==> inputs of v33 <==
==> flow/design.v (excerpt) <==
module Attention_top #(
    parameter INPUT_WIDTH = 8,
    parameter NUM_CODE_WIDTH = 5,
    parameter MATRIX_SIZE = 3,
    parameter ADDR_WIDTH = $clog2(MATRIX_SIZE**2<<2),
    parameter OUTPUT_WIDTH = $clog2(MATRIX_SIZE*(2**INPUT_WIDTH))-1
)(
    input clk,
    input reset_n,
    input start,
    input softmax_req,DATA_write_EN,
    input  [INPUT_WIDTH*MATRIX_SIZE-1:0] Q_INPUT,
    input [INPUT_WIDTH*MATRIX_SIZE-1:0] MATRIX_INPUT,
    output reg [MATRIX_SIZE*OUTPUT_WIDTH-1:0] Output_RESULT,
    input output_req
);
wire [ADDR_WIDTH-1:0] Q_S_addr, write_addr;
wire [MATRIX_SIZE*OUTPUT_WIDTH-1:0] QK_RESULT;
wire write_enable;
wire job_start;
wire [INPUT_WIDTH*MATRIX_SIZE*MATRIX_SIZE-1:0] MATRIX_OUTPUT;
wire [OUTPUT_WIDTH*MATRIX_SIZE-1:0] output_buffer_READ_VALUE;
wire [INPUT_WIDTH*MATRIX_SIZE-1:0] Q_S_date;
wire K_V_read_EN;
wire Q_S_read_EN;
reg output_buffer_READ_EN;
reg [ADDR_WIDTH-1:0] output_buffer_READ_ADDR;
reg [ADDR_WIDTH-1:0] output_READ_ADDR;
    Array_control #(
        .INPUT_WIDTH(INPUT_WIDTH),
        .NUM_CODE_WIDTH(NUM_CODE_WIDTH),
        .MATRIX_SIZE(MATRIX_SIZE),
        .ADDR_WIDTH(ADDR_WIDTH),
        .OUTPUT_WIDTH(OUTPUT_WIDTH)
    ) array_control_inst (
        .start(start),
        .clk(clk),
        .reset_n(reset_n),
        .buffer_input_q(Q_S_date),
        .buffer_input_k(MATRIX_OUTPUT),
        .job_start(job_start),
        .buffer_read_K_EN(K_V_read_EN),
        .buffer_read_Q_EN(Q_S_read_EN),
        .write_enable(write_enable),
        .write_addr(write_addr),
        .buffer_Q_addr(Q_S_addr),
        .QK_RESULT(QK_RESULT)
    );
    matrix_buffer #(
        .INPUT_WIDTH(INPUT_WIDTH),
        .MATRIX_SIZE(MATRIX_SIZE),
        .ADDR_WIDTH(ADDR_WIDTH)
    ) matrix_buffer_inst (
        .clk(clk),
        .reset_n(reset_n),
        .K_V_read_EN(K_V_read_EN),
        .K_V_write_EN(DATA_write_EN),
        .K_V_clear(job_start),
        .MATRIX_INPUT(MATRIX_INPUT),
        .MATRIX_OUTPUT(MATRIX_OUTPUT)
    );
    row_buffer #(
        .INPUT_WIDTH(INPUT_WIDTH),
  ...
clock: 3.06 ns
lec_check: 0
cap_margin: 20
cell_pad_in_sites_detail_placement: 0
core_aspect_ratio: 0.88
core_margin: 2
core_utilization: 54
cts_cluster_diameter: 184
gpl_routability_driven: 0
gpl_timing_driven: 1
slew_margin: 20
run.sh (not shown) runs the stock make flow with config.mk's settings and CLKGATE_MAP_FILE=.
==> inputs of v14, as changes to v33 <==
==> flow/config.mk (replaced) <==
export PLATFORM = sky130hd
export DESIGN_NAME = Attention_top
export DESIGN_NICKNAME = Attention_top
export VERILOG_FILES = /design/flow/design.v
export SDC_FILE = /design/flow/constraint.sdc
export NUM_CORES = 4
export LEC_CHECK = 0
export CAP_MARGIN = 15
export CELL_PAD_IN_SITES_DETAIL_PLACEMENT = 0
export CELL_PAD_IN_SITES_GLOBAL_PLACEMENT = 0
export CORE_MARGIN = 2
export CORE_UTILIZATION = 69
export HOLD_SLACK_MARGIN = 0.12
export MIN_ROUTING_LAYER = met1
export SETUP_SLACK_MARGIN = -0.06
export SLEW_MARGIN = 20
export TNS_END_PERCENT = 5
==> flow/constraint.sdc (replaced) <==
create_clock -name core_clock -period 2.58 [get_ports {clk}]
set_input_delay 0.5160 -clock core_clock [delete_from_list [all_inputs] [get_ports {clk}]]
set_output_delay 0.5160 -clock core_clock [all_outputs]
set_load 0.01 [all_outputs]
==> notes <==
- v14 ran to the end with violations: negative setup slack. v33 finished with negative setup slack left.
- Between v14 and v33, the lower wire length is in v33 (gap 19%, measured against v33).
- Of v33 and v14, v14 has the higher via count (gap 11%, measured against v14).
- Of v33 and v14, v14 has the higher total power (gap about 24%, measured against v14).
- Against v14, the utilization of v33 is lower by 21 points.
- Against v33, the die area of v14 is smaller by 21%.
- Synthesized area is the same in v14 and v33.
- Against v33, the hold slack of v14 is lower by 0.032 ns.
- Of v33 and v14, v33 has the higher cell count (gap about 0.2%, measured against v14).

* * *

==> maple: inputs <==
Attention_top again, from the RTL that the note above started with.
export LEC_CHECK = 0
export ABC_AREA = 1
export CAP_MARGIN = 20
export CELL_PAD_IN_SITES_DETAIL_PLACEMENT = 1
export CELL_PAD_IN_SITES_GLOBAL_PLACEMENT = 0
export CORE_ASPECT_RATIO = 0.91
export CORE_MARGIN = 6
export CORE_UTILIZATION = 40
export CTS_CLUSTER_DIAMETER = 110
export MAX_ROUTING_LAYER = met4
export MIN_ROUTING_LAYER = met1
export SETUP_SLACK_MARGIN = -0.11
export SLEW_MARGIN = 40
export TNS_END_PERCENT = 10
create_clock -name core_clock -period 2.81 [get_ports {clk}]
==> quartz: changes against maple <==
==> flow/config.mk (replaced) <==
export PLATFORM = sky130hd
export DESIGN_NAME = Attention_top
export DESIGN_NICKNAME = Attention_top
export VERILOG_FILES = /design/flow/design.v
export SDC_FILE = /design/flow/constraint.sdc
export NUM_CORES = 4
export LEC_CHECK = 0
export ABC_AREA = 1
export CAP_MARGIN = 20
export CORE_MARGIN = 2
export CORE_UTILIZATION = 72
export CTS_CLUSTER_DIAMETER = 384
export CTS_CLUSTER_SIZE = 88
export PLACE_DENSITY = 0.4
export SLEW_MARGIN = 20
==> flow/constraint.sdc (replaced) <==
create_clock -name core_clock -period 2.3 [get_ports {clk}]
set_input_delay 0.4600 -clock core_clock [delete_from_list [all_inputs] [get_ports {clk}]]
set_output_delay 0.4600 -clock core_clock [all_outputs]
set_load 0.01 [all_outputs]
==> yarrow: changes against maple <==
==> flow/config.mk (replaced) <==
export PLATFORM = sky130hd
export DESIGN_NAME = Attention_top
export DESIGN_NICKNAME = Attention_top
export VERILOG_FILES = /design/flow/design.v
export SDC_FILE = /design/flow/constraint.sdc
export NUM_CORES = 4
export LEC_CHECK = 0
export ABC_AREA = 1
export CAP_MARGIN = 20
export CORE_MARGIN = 2
export CORE_UTILIZATION = 72
export CTS_CLUSTER_SIZE = 72
export PLACE_DENSITY = 0.65
export SETUP_SLACK_MARGIN = -0.15
export SLEW_MARGIN = 20
==> flow/constraint.sdc (replaced) <==
create_clock -name core_clock -period 2.92 [get_ports {clk}]
set_input_delay 0.5840 -clock core_clock [delete_from_list [all_inputs] [get_ports {clk}]]
set_output_delay 0.5840 -clock core_clock [all_outputs]
set_load 0.01 [all_outputs]
==> comparison table <==
Outcome: quartz stopped before the end; maple failed layout checks; yarrow failed layout checks
Stage where the flow stopped: quartz global routing (5_1_grt); maple -; yarrow -
Violated checks: quartz -; maple negative setup slack; yarrow negative setup slack
Worst hold path depth: quartz -; maple 0; yarrow 0
Worst path required time: quartz -; maple 3.47 ns; yarrow 3.50 ns
Worst Slack Setup Final: quartz -; maple -0.187 ns; yarrow -0.215 ns
Tool warnings: quartz -; maple 86; yarrow 87
Total Die Area: quartz 0.0832 mm2; maple 0.155 mm2; yarrow 0.0832 mm2
Slew at the pin closest to its max-slew limit: quartz -; maple 0.860 ns; yarrow 0.786 ns
Share of power burned in the clock network: quartz -; maple 0.227; yarrow 0.218
Clock group total power: quartz -; maple 18.4 mW; yarrow 16.2 mW
Final weighted congestion in routability-driven placement: quartz 1.04; maple 0.959; yarrow 1.04
Tcrit/Tclk final: quartz -; maple 1.07; yarrow 1.07
Number of fill cells: quartz -; maple 16.5k; yarrow 4235
Number of hold-slack violations in the final timing report: quartz -; maple 0; yarrow 0
Comb pwr: quartz -; maple 32.8 mW; yarrow 29.6 mW
Number of tap cells added at floorplan: quartz -; maple 1890; yarrow 1060
Cts bufs inserted: quartz 18; maple 133; yarrow 115
NumNets Final: quartz -; maple 7317; yarrow 7212
DRC errors left: quartz -; maple 0; yarrow 0
Placed instance area: quartz 0.0660 mm2; maple 0.0640 mm2; yarrow 0.0624 mm2
Leakage power summed over all cells: quartz -; maple 35.1 nW; yarrow 34.2 nW
Non-clock inverter count in the final layout: quartz -; maple 990; yarrow 990
Via count: quartz -; maple 48.3k; yarrow 49.7k
Worst setup slack before clock tree synthesis: quartz -0.551 ns; maple -0.417 ns; yarrow -0.308 ns
Switching power as a share of total power: quartz -; maple 0.414; yarrow 0.418
Initial DRC count: quartz -; maple 3031; yarrow 5650
Iteration count of the initial detailed-routing pass: quartz -; maple 5; yarrow 7
No activity file was given, so power comes from the tool's default toggle rates.
